// ULA_LCD
module ULA_LCD(clk, rst, rs, rw, en, dados, SOMA, SUBT, MULT, IGUAL, A, B, sinalA, sinalB);
For scale: ~12000 cells after synthesis, ~200 flip-flops, about 35 I/O pins, about 0.067 mm2 of cells after synthesis.
make LEC_CHECK=0 ABC_AREA=1 CAP_MARGIN=20 CORE_MARGIN=2 CORE_UTILIZATION=72 CTS_CLUSTER_DIAMETER=207 CTS_CLUSTER_SIZE=32 MAX_ROUTING_LAYER=met4 SLEW_MARGIN=20 finish   # period 69.5 ns
run.sh (not shown) runs the stock make flow with config.mk's settings and CLKGATE_MAP_FILE=.
The starting point ended with an error in global routing (5_1_grt).
Then changed:
ABC_AREA = not set   (was 1)
CORE_UTILIZATION = 13   (was 72)
CTS_CLUSTER_DIAMETER = not set   (was 207)
CTS_CLUSTER_SIZE = not set   (was 32)
MAX_ROUTING_LAYER = not set   (was met4)
clock period = 126.0 ns   (was 69.5 ns; I/O delays follow)
Result: The new run produced a clean layout; synthesized cell count fell by 29%; area after synthesis fell by 11%; die size rose to 4.9 times its value.
Then changed:
ABC_AREA = 1   (was not set)
CORE_UTILIZATION = 71   (was 13)
clock period = 106.0 ns   (was 126.0 ns; I/O delays follow)
Result:
- die size decreases by 79%
- worst hold slack loses 0.027 ns
- design area climbs by 1.2%
- sequential cell count does not change
- synthesized cell count increases by 40%
- routed wire length goes up by 9.1%
Then changed:
ABC_AREA = not set   (was 1)
CORE_UTILIZATION = 50   (was 71)
clock period = 63.4 ns   (was 106.0 ns; I/O delays follow)
Effect: This time the run completed and failed the layout checks on setup timing; first-iteration DRC count fell by 23%; clock-buffer cell count fell by 2; routed wire length rose by 15%; final cell count rose by 1.2%; clock skew fell by 0.021 ns.

---

## JK
Starting RTL as in the previous note.
export LEC_CHECK = 0
export ABC_AREA = 1
export CAP_MARGIN = 20
export CORE_ASPECT_RATIO = 1.22
export CORE_MARGIN = 2
export CORE_UTILIZATION = 71
export CTS_CLUSTER_SIZE = 100
export PLACE_DENSITY = 0.4
export SLEW_MARGIN = 20
export TNS_END_PERCENT = 15
create_clock -name core_clock -period 56.9 [get_ports {clk}]
Status: JK FAILED at global routing (5_1_grt) (tool error)
What MS does differently from JK at the input level:
Settings: removing ABC_AREA (formerly 1); removing CORE_ASPECT_RATIO (formerly 1.22); removing TNS_END_PERCENT (formerly 15); removing PLACE_DENSITY (formerly 0.4); changing CORE_UTILIZATION from 71 to 40; removing CTS_CLUSTER_SIZE (formerly 100); changing the clock period (ns, I/O delays scaled along) from 56.9 to 120.0.
Findings:
Re post-cts hold buffer count: no difference whatsoever between JK and MS.
Higher detailed placement HPWL was reported by JK, not MS.
Compared with JK, in MS die area grew by 0.056 mm2; adder-cell share of the synthesized area went up by 1.4 points; synthesis area per yosys has decreased; area of the mapped netlist lower.
Delta (MS minus JK): cell row count went up by 18, share of synthesized cell area in and-or and or-and compound cells went up by 21 points.
MS did not stop at any stage, and its layout met the timing, design-rule and antenna checks.
Setup changes, MS to AL
Settings: putting MIN_ROUTING_LAYER at met1 where nothing was set; putting HOLD_SLACK_MARGIN at 0.03 where nothing was set; putting CELL_PAD_IN_SITES_DETAIL_PLACEMENT at 2 where nothing was set; putting SETUP_SLACK_MARGIN at 5.0 where nothing was set; putting CTS_CLUSTER_SIZE at 16 where nothing was set; swapping 40 for 33 in CORE_UTILIZATION; swapping 20 for 30 in SLEW_MARGIN; putting CELL_PAD_IN_SITES_GLOBAL_PLACEMENT at 2 where nothing was set.
Critical path depth essentially unchanged between MS and AL.
AL ended up with a higher clock skew than MS did.
For the delay of the slowest cell on the worst path, AL came in 70 ps lower than MS did.
Total wirelength of the detailed-routed design: AL > MS
Delta(final cell count without fillers, AL - MS) > 0

---

job 7627:
Starting RTL as in the previous note.
## ULA_LCD
module ULA_LCD(clk, rst, rs, rw, en, dados, SOMA, SUBT, MULT, IGUAL, A, B, sinalA, sinalB);
	input [7:0] A;
	input [7:0] B;
	input sinalA;
	input sinalB;
	input SOMA;
	input SUBT;
	input MULT;
	input IGUAL;
	output en;
	output rw;
	output rs;
	output [7:0] dados;
	input clk;
	input rst;
	reg rs;
	reg rw;
	reg en;
	reg [7:0] dados;
	reg [21:0] c45;
	reg [21:0] c5;
	reg [21:0] c25;
	integer c1;
	reg flag45;
	reg flag5;
	reg flag2meio;
	reg [9:0] est2;
	reg flagbt1;
	reg flagbt2;
	reg flagbt3;
	reg flagbt4;
	reg flag_rst;
	reg [31:0] estado;
	reg subest;
	reg [5:0] charPos;
	reg [1:0] operacao;
	reg menos;
	reg [7:0] Alinha;
	reg [7:0] Blinha;
	reg menosA;
	reg menosB;
	reg menosR;
	parameter T45 = 2250, T5 = 250, T25 = 125;
	parameter clear = 1, opSOMA=1, opSUBT=2, opMULT=3, opIGUAL=4, skipLn=192, WAIT=10, WRITE=11, DEFAULT=6;
	reg [21:0] n45, n5, n25;
	reg nf45, nf5, nf25;
	always @(posedge clk) begin
		n45 = c45; n5 = c5; n25 = c25;
  ...
make LEC_CHECK=0 ABC_AREA=1 CAP_MARGIN=20 CORE_MARGIN=2 CORE_UTILIZATION=66 CTS_CLUSTER_DIAMETER=381 CTS_CLUSTER_SIZE=74 HOLD_SLACK_MARGIN=0.29 SLEW_MARGIN=20 TNS_END_PERCENT=5 finish   # period 67.6 ns
global routing: job 7627 exited with error
Here is what was changed in the inputs of job 5648 compared with job 7627.
==> flow/config.mk <==
export PLATFORM = sky130hd
export DESIGN_NAME = ULA_LCD
export DESIGN_NICKNAME = ULA_LCD
export VERILOG_FILES = /design/flow/design.v
export SDC_FILE = /design/flow/constraint.sdc
export NUM_CORES = 4
export LEC_CHECK = 0
export CAP_MARGIN = 20
export CORE_MARGIN = 2
export CORE_UTILIZATION = 46
export SLEW_MARGIN = 20
==> flow/constraint.sdc <==
create_clock -name core_clock -period 114.0 [get_ports {clk}]
set_input_delay 22.8000 -clock core_clock [delete_from_list [all_inputs] [get_ports {clk}]]
set_output_delay 22.8000 -clock core_clock [all_outputs]
set_load 0.01 [all_outputs]
Findings:
Job 5648 ended with every stage complete and zero timing, DRC or antenna violations. Diff job 5648 and job 7627: pre-CTS worst setup slack lower in job 7627. Between job 5648 and job 7627, row count is higher for job 5648, job 7627 comes in under that. Die boundary width for job 5648 is higher than for job 7627. Compared with job 7627, job 5648 shows and-or/or-and share of the synthesized area higher by 21 points. Distinct cell type count after synthesis: higher on job 5648. Largest combinational cell category by area = AND-OR/OR-AND gates: job 5648; largest combinational cell category by area = simple AND/OR/NAND/NOR gates: job 7627. On area of the die, the higher figure sits with job 5648, not job 7627. Diff job 5648 and job 7627: floorplan die height higher in job 5648. Diff job 5648 and job 7627: fraction of the core area occupied by cells at floorplan higher in job 7627. Synthesized-area fraction occupied by and/or/nand/nor cells (lower): job 5648. Comparing job 5648 and job 7627, the higher post-synthesis adder-cell area fraction was measured on job 5648. Job 5648 vs job 7627: core area up in job 5648.
Relative to job 5648, the following input files were edited for job 8492:
-- flow/config.mk --
<<< job 5648, line 6
export NUM_CORES = 4
export LEC_CHECK = 0
export CAP_MARGIN = 20
export CORE_MARGIN = 2
export CORE_UTILIZATION = 46
export SLEW_MARGIN = 20
>>> job 8492, line 6
export NUM_CORES = 4
export LEC_CHECK = 0
export CAP_MARGIN = 15
export CORE_MARGIN = 2
export CORE_UTILIZATION = 70
export SLEW_MARGIN = 20
==> flow/constraint.sdc <==
create_clock -name core_clock -period 89.4 [get_ports {clk}]
set_input_delay 17.8800 -clock core_clock [delete_from_list [all_inputs] [get_ports {clk}]]
set_output_delay 17.8800 -clock core_clock [all_outputs]
set_load 0.01 [all_outputs]
- Job 8492 finished all stages; layout check result: FAIL, due to setup timing.
- Job 5648: done, clean on timing, DRC and antenna
- Relative to job 5648, final critical-path share of the clock period increased by 9.1 points in job 8492.
- Arrival time at the worst endpoint: job 8492 < job 5648
- Effective utilization at floorplan (job 8492 over job 5648): increase, 24 points
- First-pass GRT wire length went down by a few percent going from job 5648 to job 8492.
- Between job 5648 and job 8492, the combined global-route utilization of all metal layers is higher for job 8492.
- Looking at total number of placement rows, job 8492 sits 19% lower than job 5648 does.
- In the reports for job 5648 and job 8492, the smaller met2 layer wire length in the routed design belongs to job 8492.
- Job 8492 vs job 5648: share of the core filled with cells in the final layout up
Edits applied to the flow inputs when going from job 8492 to job 7036:
-- flow/config.mk --
<<< job 8492, line 6
export NUM_CORES = 4
export LEC_CHECK = 0
export CAP_MARGIN = 15
export CORE_MARGIN = 2
export CORE_UTILIZATION = 70
export SLEW_MARGIN = 20
>>> job 7036, line 6
export NUM_CORES = 4
export LEC_CHECK = 0
export ABC_AREA = 1
export CAP_MARGIN = 20
export CORE_MARGIN = 2
export CORE_UTILIZATION = 71
export SLEW_MARGIN = 20
==> flow/constraint.sdc <==
create_clock -name core_clock -period 79.4 [get_ports {clk}]
set_input_delay 15.8800 -clock core_clock [delete_from_list [all_inputs] [get_ports {clk}]]
set_output_delay 15.8800 -clock core_clock [all_outputs]
set_load 0.01 [all_outputs]
==> results <==
- The final layout from job 7036, which completed every stage, passed the timing, design-rule and antenna checks at the end of the flow.
- Job 7036 ended up with a lower delay contributed by the slowest stage of the critical path than job 8492 did.
- Synthesized area per cell was lower in job 7036 than in job 8492.
- Job 7036 reports its combinational family with the most area after synthesis as simple AND/OR/NAND/NOR gates while job 8492 reports AND-OR/OR-AND gates.
- Sequential share of layout area came out lower on job 7036 than on job 8492.
